== build 71 ==
// Top
module Top(
	input  clk,
	input  rst,
	output pwm_left_out,
	output pwm_right_out,
	output [3:0] ctr_dir_out,
	output [2:0] led,
	input  [1:0]hwsignal,
	output [1:0]leds_hw,
	output wire [2:0] led_pwm_ctr,
	output Trig,
	input Echo,
	output En_tag,
	output csb_En_negedge,
	input Rx,
	output Tx,
	output [7:0] data,
	output [7:0] seg_slect
    );
clock: 4.78 ns
lec_check: 0
abc_area: 1
cap_margin: 15
cell_pad_in_sites_global_placement: 0
core_margin: 2
core_utilization: 72
cts_cluster_diameter: 278
gpl_timing_driven: 1
place_density: 0.79
setup_slack_margin: 0.67
slew_margin: 20
run.sh (not shown) runs the stock make flow with config.mk's settings and CLKGATE_MAP_FILE=.
Build 71: DPL-0038 in 5_1_grt -> run aborted
Input-level comparison between build 69 and build 71:
Settings: setting CTS_CLUSTER_SIZE to 13 for the first time; changing CTS_CLUSTER_DIAMETER from 278 to 346; changing SETUP_SLACK_MARGIN from 0.67 to -0.08; setting HOLD_SLACK_MARGIN to 0.29 for the first time; changing the clock period (ns, I/O delays scaled along) from 4.78 to 3.37.
Notes after the runs:
Build 69 never completed, since it errored out during 4_1_cts.
Build 71 terminated abnormally: 5_1_grt reported DPL-0038.
Comparing build 71 against build 69, there is no change at all in post-synthesis average cell area.
Reported for build 69 and build 71, yosys cell count turned out identical to the last digit.
Reported for build 69 and build 71, height of the die turned out identical to the last digit.
Compared build 69 against build 71; chip width within noise.
From build 71 to build 69, pre-placement core utilization did not move at all.
Portion of netlist area occupied by mux cells across build 69 and build 71: no real change.
On build 69: post-DP HPWL is about 10% higher than what build 71 gave.
Build 71 -> build 69: post-synthesis simple-gate area fraction delta 0, exact match
Build 69 vs build 71: number of placed cells counting well taps up
Of the two candidates, build 71 has the better worst-case setup slack after placement and build 69 the worse one.
Comparing build 69 against build 71, there is no change at all in synthesized cell count.
Changes in build 78 relative to build 69:
Settings: CELL_PAD_IN_SITES_GLOBAL_PLACEMENT no longer set, was 0; HOLD_SLACK_MARGIN no longer set, was 0.29; GPL_TIMING_DRIVEN no longer set, was 1; ABC_AREA no longer set, was 1; CTS_CLUSTER_DIAMETER no longer set, was 346; SETUP_SLACK_MARGIN no longer set, was -0.08; PLACE_DENSITY now 0.6, was 0.79; CORE_UTILIZATION now 40, was 72; CAP_MARGIN now 20, was 15; CTS_CLUSTER_SIZE no longer set, was 13; the clock period (ns, I/O delays scaled along) now 8.99, was 3.37.
==> comparison <==
On build 78: die size is about 70% higher than what build 69 gave. The final layout from build 78, which completed every stage, passed the timing, DRC and antenna checks at the end of the flow. The post-synthesis share of cell area spent on and, or, nand and nor gates in build 78 was lower than what build 69 gave. Summary of the comparison: core area is higher in build 78, relative to build 69. Measured against each other, build 78 and build 69 differ in xor-xnor portion of the synthesized cell area, the lower figure coming from build 69. | number of standard cells reported by yosys | build 78 vs build 69 | 398 lower |. Build 78 — setup slack after placement 3140 ps higher, build 69 as reference.
## Diff of input files: build 29 against build 78
Settings: CORE_UTILIZATION: 40 -> 42.
- As far as count of antenna diodes in the layout goes, build 78 and build 29 are indistinguishable; the numbers are identical.
- Build 29 contains more vias than build 78.
- Build 29: internal power summed over all cells 22 uW above build 78
- Lower wire length was reported by build 29, not build 78.
- Final area: build 29 vs build 78, no meaningful difference
- Of the two candidates, build 78 has the better minimum setup slack in the final design and build 29 the worse one.
- Compared with build 78, build 29 shows a higher final period utilization.
- Build 29 finished end to end and its layout was clean on timing, DRC and antenna.
### build 29 -> build 64
Settings: CORE_UTILIZATION changed from 42 to 66; SETUP_SLACK_MARGIN newly set to 1.51; PLACE_DENSITY removed (was 0.6); the clock period (ns, I/O delays scaled along) changed from 8.99 to 5.79.
Findings:
- No crash in build 64: every stage finished, but the layout fails its final checks due to setup timing.
- Build 29 finished end to end and its layout was clean on timing, DRC and antenna.
- Build 29 → build 64: met1 usage now sits higher, power in sequential cells has increased.
- Between build 29 and build 64, number of detailed-route iterations in the first pass is lower for build 29, build 64 comes in above that.
- Higher layout overhead on the synthesized area goes to build 64 over build 29.
- On count of cell instances traversed by the critical path, the lower figure sits with build 29, not build 64.

========
Setup of job 4780:
Top again, from the RTL that the note above started with.
clock: 4.43 ns
lec_check: 0
cap_margin: 20
core_aspect_ratio: 0.89
core_margin: 2
core_utilization: 72
cts_cluster_diameter: 352
cts_cluster_size: 50
place_density_lb_addon: 0.0
setup_slack_margin: 1.3
slew_margin: 20
Job 4780 did not run to completion, as it errored out during global routing (5_1_grt).
### job 4780 -> job 2660
==> flow/config.mk <==
export PLATFORM = sky130hd
export DESIGN_NAME = Top
export DESIGN_NICKNAME = Top
export VERILOG_FILES = /design/flow/design.v
export SDC_FILE = /design/flow/constraint.sdc
export NUM_CORES = 4
export LEC_CHECK = 0
export ABC_AREA = 1
export CAP_MARGIN = 20
export CORE_MARGIN = 2
export CORE_UTILIZATION = 72
export CTS_CLUSTER_DIAMETER = 379
export CTS_CLUSTER_SIZE = 73
export MAX_ROUTING_LAYER = met4
export PLACE_DENSITY = 0.95
export SLEW_MARGIN = 20
==> flow/constraint.sdc <==
create_clock -name core_clock -period 4.99 [get_ports {clk}]
set_input_delay 0.9980 -clock core_clock [delete_from_list [all_inputs] [get_ports {clk}]]
set_output_delay 0.9980 -clock core_clock [all_outputs]
set_load 0.01 [all_outputs]
Findings:
Job 2660 never completed; the flow aborted with a tool error in global routing (5_1_grt).
Delta (job 2660 minus job 4780): share of synthesized cell area in full adder, half adder and majority cells level, total of cells resized after clock tree synthesis moved down.
| initial core utilization | job 2660 vs job 4780 | 0.43 points lower |
Die: job 2660 bigger than job 4780
Of job 2660 and job 4780, job 4780 shows the higher share of the synthesized netlist area taken by xor and xnor gates, with job 2660 below it.
Changes observed in job 2660 relative to job 4780: number of input and output port buffers inserted did not really move; die height went up; x dimension of the die went down.
The following lists how job 1376 was set up differently from job 2660:
diff --git a/flow/config.mk b/flow/config.mk
--- a/flow/config.mk
+++ b/flow/config.mk
@@ -12,5 +12,4 @@
 export CTS_CLUSTER_DIAMETER = 379
-export CTS_CLUSTER_SIZE = 73
-export MAX_ROUTING_LAYER = met4
-export PLACE_DENSITY = 0.95
-export SLEW_MARGIN = 20
+export CTS_CLUSTER_SIZE = 15
+export SETUP_SLACK_MARGIN = -0.25
+export SLEW_MARGIN = 5
--- outcome ---
- Although job 1376 finished all stages, its layout failed final checks on negative setup slack.
- On die footprint, job 1376 and job 2660 are basically level.
- [compare] base=job 2660 new=job 1376: post-place instance area rose 1.8%, buffer count from post-CTS setup fixing fell 9, instance count of the mapped netlist about even.
Modified inputs, job 2848 compared to job 1376
diff --git a/flow/config.mk b/flow/config.mk
--- a/flow/config.mk
+++ b/flow/config.mk
@@ -11,5 +11,5 @@
 export CORE_UTILIZATION = 72
-export CTS_CLUSTER_DIAMETER = 379
-export CTS_CLUSTER_SIZE = 15
-export SETUP_SLACK_MARGIN = -0.25
-export SLEW_MARGIN = 5
+export CTS_CLUSTER_SIZE = 73
+export MAX_ROUTING_LAYER = met4
+export PLACE_DENSITY = 0.67
+export SLEW_MARGIN = 20
==> flow/constraint.sdc <==
create_clock -name core_clock -period 5.94 [get_ports {clk}]
set_input_delay 1.1880 -clock core_clock [delete_from_list [all_inputs] [get_ports {clk}]]
set_output_delay 1.1880 -clock core_clock [all_outputs]
set_load 0.01 [all_outputs]
### Flow results
Job 1376 finished all stages; layout check result: FAIL, due to negative setup slack. Job 2848: all stages complete, timing, DRC and antenna checks passed. When job 2848 is set beside job 1376, its clock buffer instance count of the final layout turns out to be about 50% larger. In job 2848, the power density of the placed cells came out 17 nW/um2 above the value in job 1376. Of the two values seen for slowest stage cell on the critical path, sky130_fd_sc_hd__dfxtp_1 was produced by job 2848 and sky130_fd_sc_hd__dfxtp_4 by job 1376. Global-route wire length before repair (job 1376 / job 2848): 1.06. [compare] base=job 1376 new=job 2848: length of the first detailed-routing pass in iterations saw a decrease, synthesized-area fraction occupied by adder cells saw little to no change, met1 track demand over resource in global routing saw a decrease, worst setup slack after layout saw an increase. Summary of the comparison: worst path buffer plus inverter count is lower in job 2848, relative to job 1376. Of job 1376 and job 2848, the run reporting the higher leakage power summed over all cells was job 1376.
Modified inputs, job 4079 compared to job 2848
==> flow/config.mk <==
export PLATFORM = sky130hd
export DESIGN_NAME = Top
export DESIGN_NICKNAME = Top
export VERILOG_FILES = /design/flow/design.v
export SDC_FILE = /design/flow/constraint.sdc
export NUM_CORES = 4
export LEC_CHECK = 0
export CAP_MARGIN = 20
export CORE_MARGIN = 2
export CORE_UTILIZATION = 68
export PLACE_DENSITY = 0.6
export SLEW_MARGIN = 20
==> flow/constraint.sdc <==
create_clock -name core_clock -period 6.43 [get_ports {clk}]
set_input_delay 1.2860 -clock core_clock [delete_from_list [all_inputs] [get_ports {clk}]]
set_output_delay 1.2860 -clock core_clock [all_outputs]
set_load 0.01 [all_outputs]
==> results <==
Status for job 2848 and job 4079: clean finish in job 2848 only
The flow completed for job 4079, but it is not clean: the layout still shows negative setup slack.
Sort job 2848 and job 4079 by number of cells on the worst reg-to-reg path asc -> top: job 4079
From job 2848 to job 4079 the numbers moved as follows: final design instance area without fill increased 850 um2; cell area reported after detailed placement increased 3.7%; average detailed-routed wire length per instance increased 16%; met3 track demand over resource in global routing decreased 1.2 points; routability congestion estimate from global placement decreased about 6%.
Job 4079 reports a higher shortest period the worst path allows than job 2848 does.
Via count of the first global-routing pass (lower): job 4079
Job 4079 vs job 2848, start point of the critical path: csb.turnleft_count[0] vs csb.turnleft_count[2]
Summary of job 4079 over job 2848: switching share of power increased by 0.23 points relative to the old numbers; depth of the worst hold-timing path increased by 1 relative to the old numbers.

========
## run 1
Starting RTL as in the previous note.
clock: 5.08 ns
lec_check: 0
abc_area: 1
cap_margin: 15
cell_pad_in_sites_global_placement: 0
core_margin: 2
core_utilization: 72
cts_cluster_diameter: 202
gpl_timing_driven: 1
place_density: 0.35
setup_slack_margin: 0.43
slew_margin: 20
Every stage of run 1 finished as expected; the final checks, on the other hand, flagged capacitance limit, slew limit, setup timing, which means the layout fails.
The inputs of run 2 differ from those of run 1 as listed below.
Settings: swapping 72 for 70 in CORE_UTILIZATION; clearing SETUP_SLACK_MARGIN, which used to be 0.43; clearing CELL_PAD_IN_SITES_GLOBAL_PLACEMENT, which used to be 0; clearing GPL_TIMING_DRIVEN, which used to be 1; swapping 15 for 20 in CAP_MARGIN; swapping 0.35 for 0.6 in PLACE_DENSITY; clearing CTS_CLUSTER_DIAMETER, which used to be 202; swapping 5.08 for 5.6 in the clock period (ns, I/O delays scaled along).
Findings:
Run 2: no failed stages, no open violations at the end. Relative to run 1, the endpoint arrival time on the critical path of run 2 is lower by 1690 ps. Cell area: run 2 and run 1 compared, higher one is run 1. [run 2] wire length fell about 35% relative to run 1. Against run 1, run 2 comes in about 10% lower on first-pass GRT wire length. Portion of the clock cycle consumed by the worst path in the final layout: run 2 vs run 1 down 44 points. Re sequential cell count: no difference whatsoever between run 1 and run 2. Run 1 has lower clock network area share than run 2. Setup slack: run 2 more than run 1.
diff inputs: run 2 => run 3
Settings: an added SETUP_SLACK_MARGIN of 1.67; a deleted PLACE_DENSITY that had been 0.6; an added PLACE_DENSITY_LB_ADDON of 0.11.
[summary]
[run 3] flow finished | final checks: failed | reasons: setup timing
The top layer reached by signal wires comes out met5 in one run and met4 in the other, namely in run 3 and run 2 respectively.
Summary: power, run 3 worse than run 2
When run 3 is set beside run 2, its sequential portion of the cell area turns out to be 4.0 points smaller.
Summary — switching power share of the total, run 3 relative to run 2: higher, by 1.4 points.
Diff run 3..run 2 | inverter tally of the final layout excluding the clock network | negligible
Logic depth of the worst setup path including buffers is lower on run 2
Run 3 vs. run 2: final routed wirelength across all metal layers now sits higher; number of iterations in the first detailed-routing pass now sits higher; level count of the clock H-tree now sits at about the same level.
#### Input delta (run 4 over run 3)
Settings: PLACE_DENSITY newly set to 0.35; CORE_ASPECT_RATIO newly set to 0.5; PLACE_DENSITY_LB_ADDON removed (was 0.11).
### Flow results
Run 4 against run 3; number of rows in the core area is down by more than a quarter.
Count of instances resized after the clock tree is built for run 4: about 0.9% up relative to run 3
Diff run 3..run 4 | yosys stat chip area | unchanged
Cell count after synthesis across run 3 and run 4: no real change.
None of the runs run 3 and run 4 ends with a clean layout.
Run 4 vs. run 3: overall chip area has remained practically unchanged, post-CTS setup buffer count went up by 16%.
Changes in run 5 relative to run 4:
Settings: clearing CORE_ASPECT_RATIO, which used to be 0.5; clearing SETUP_SLACK_MARGIN, which used to be 1.67; clearing ABC_AREA, which used to be 1; swapping 70 for 72 in CORE_UTILIZATION; swapping 0.35 for 0.67 in PLACE_DENSITY; swapping 5.6 for 5.94 in the clock period (ns, I/O delays scaled along).
## What came out
Run 5 finished every stage; the final checks, however, were not passed, the failures being setup timing.
In run 5, the post-placement setup slack came out 840 ps below the value in run 4.
Across both runs, post-synth design cell area was lower for run 5 than for run 4.
Run 5 ends up with a die size that is about 5.3% lower than in run 4.
Yosys chip area (higher): run 4
Between run 4 and run 5, share of the synthesized netlist area taken by xor and xnor gates is higher for run 5, run 4 comes in under that.
## Diff of input files: run 6 against run 5
Settings: CTS_CLUSTER_DIAMETER: unset -> 193; PLACE_DENSITY: 0.67 -> 0.6; ABC_AREA: unset -> 1; CTS_CLUSTER_SIZE: unset -> 95; SETUP_SLACK_MARGIN: unset -> 0.2; the clock period (ns, I/O delays scaled along): 5.94 -> 3.78.
==> results <==
- Number of standard cells reported by yosys in run 6 is 398 above run 5.
- Summary of run 6 over run 5: worst slack at placement shrank by 630 ps; placed wire-length estimate climbed 22%; post-detailed-placement cell area increased about 11%.
- [compare] base=run 5 new=run 6: synthesized cell count grew by 398, complex-gate fraction of the synthesized area shrank by 6.8 points, vertical die dimension grew by 1.2%, fraction of the mapped netlist area in simple logic gates grew by 5.0 points, post-synthesis share of cell area spent on xor and xnor gates shrank by 1.7 points.
- Comparing run 6 and run 5, the lower overall chip area was measured on run 5.
- Run 5 completed end to end; final checks failed (setup timing).
- Status: run 6 FAILED at clock tree synthesis (4_1_cts) (tool error)
- Against run 5, chip area in the Yosys report in run 6 rose by a few percent.

========
Starting RTL as in the previous note.
Design Top, start of the top module:
module Top(
	input  clk,
	input  rst,
	output pwm_left_out,
	output pwm_right_out,
	output [3:0] ctr_dir_out,
	output [2:0] led,
	input  [1:0]hwsignal,
	output [1:0]leds_hw,
	output wire [2:0] led_pwm_ctr,
	output Trig,
	input Echo,
	output En_tag,
	output csb_En_negedge,
	input Rx,
	output Tx,
	output [7:0] data,
	output [7:0] seg_slect
    );
	wire [2:0]hw_ctr;
	wire [2:0]ctr;
	wire [2:0]bl_ctr;
	wire csb_En;                    
	wire bl_En;
	wire [2:0]csb_ctr;
	wire [2:0]middctr;
	PWM pwm(.clk(clk),
				.rst(rst),
				.ctr(ctr),
				.pwm_left_out(pwm_left_out),
				.pwm_right_out(pwm_right_out),
				.ctr_dir_out(ctr_dir_out));
	HongWai hw(.clk(clk),
					.rst(rst),
					.ctr(hw_ctr),
					.hwsignal(hwsignal),
					.leds_hw(leds_hw));
	ChaoShengBo csb(.clk(clk),
					.rst(rst),
					.ctr(csb_ctr),
					.En_o(csb_En),
					.En_negedge_o(csb_En_negedge),
					.Trig(Trig),
					.Echo(Echo),
					.hwsignal(hwsignal),
					.En_tag(En_tag)
					);
	Bluetooth bt(.clk(clk),
					.rst(rst),
					.Rx(Rx),
					.Tx(Tx),
					.seg_data(data),
					.seg_slect(seg_slect),
					.bl_ctr(bl_ctr),
					.bl_En(bl_En));
		assign middctr=(csb_En|csb_En_negedge)?csb_ctr:hw_ctr;
		assign ctr=bl_En?bl_ctr:middctr;
		assign led_pwm_ctr=csb_ctr;
		assign led=ctr;
endmodule
clock: 4.99 ns
lec_check: 0
abc_area: 1
cap_margin: 20
core_margin: 2
core_utilization: 72
cts_cluster_size: 90
setup_slack_margin: -0.25
slew_margin: 5
The baseline ran to the end with violations: negative setup slack.
Edit:
CTS_CLUSTER_SIZE = 14   (was 90)
PLACE_DENSITY_LB_ADDON = 0.15   (was unset)
SETUP_SLACK_MARGIN = 1.3   (was -0.25)
SLEW_MARGIN = 20   (was 5)
clock period = 4.43 ns   (was 4.99 ns; I/O delays follow)
=> This time the run ended with an error in 4_1_cts on DPL-0038; die area stays the same; synthesized area does not change; synthesized cell count stays the same.
Edit:
ABC_AREA = unset   (was 1)
CTS_CLUSTER_SIZE = unset   (was 14)
PLACE_DENSITY_LB_ADDON = 0.0   (was 0.15)
After rerunning: The changed run failed in 4_1_cts. Synthesized cell count shrinks by about a fifth. Synthesized area decreases by a few percent. Die area fell by a few percent.
Power figures rest on the tool's default switching activity, not on a simulated workload.
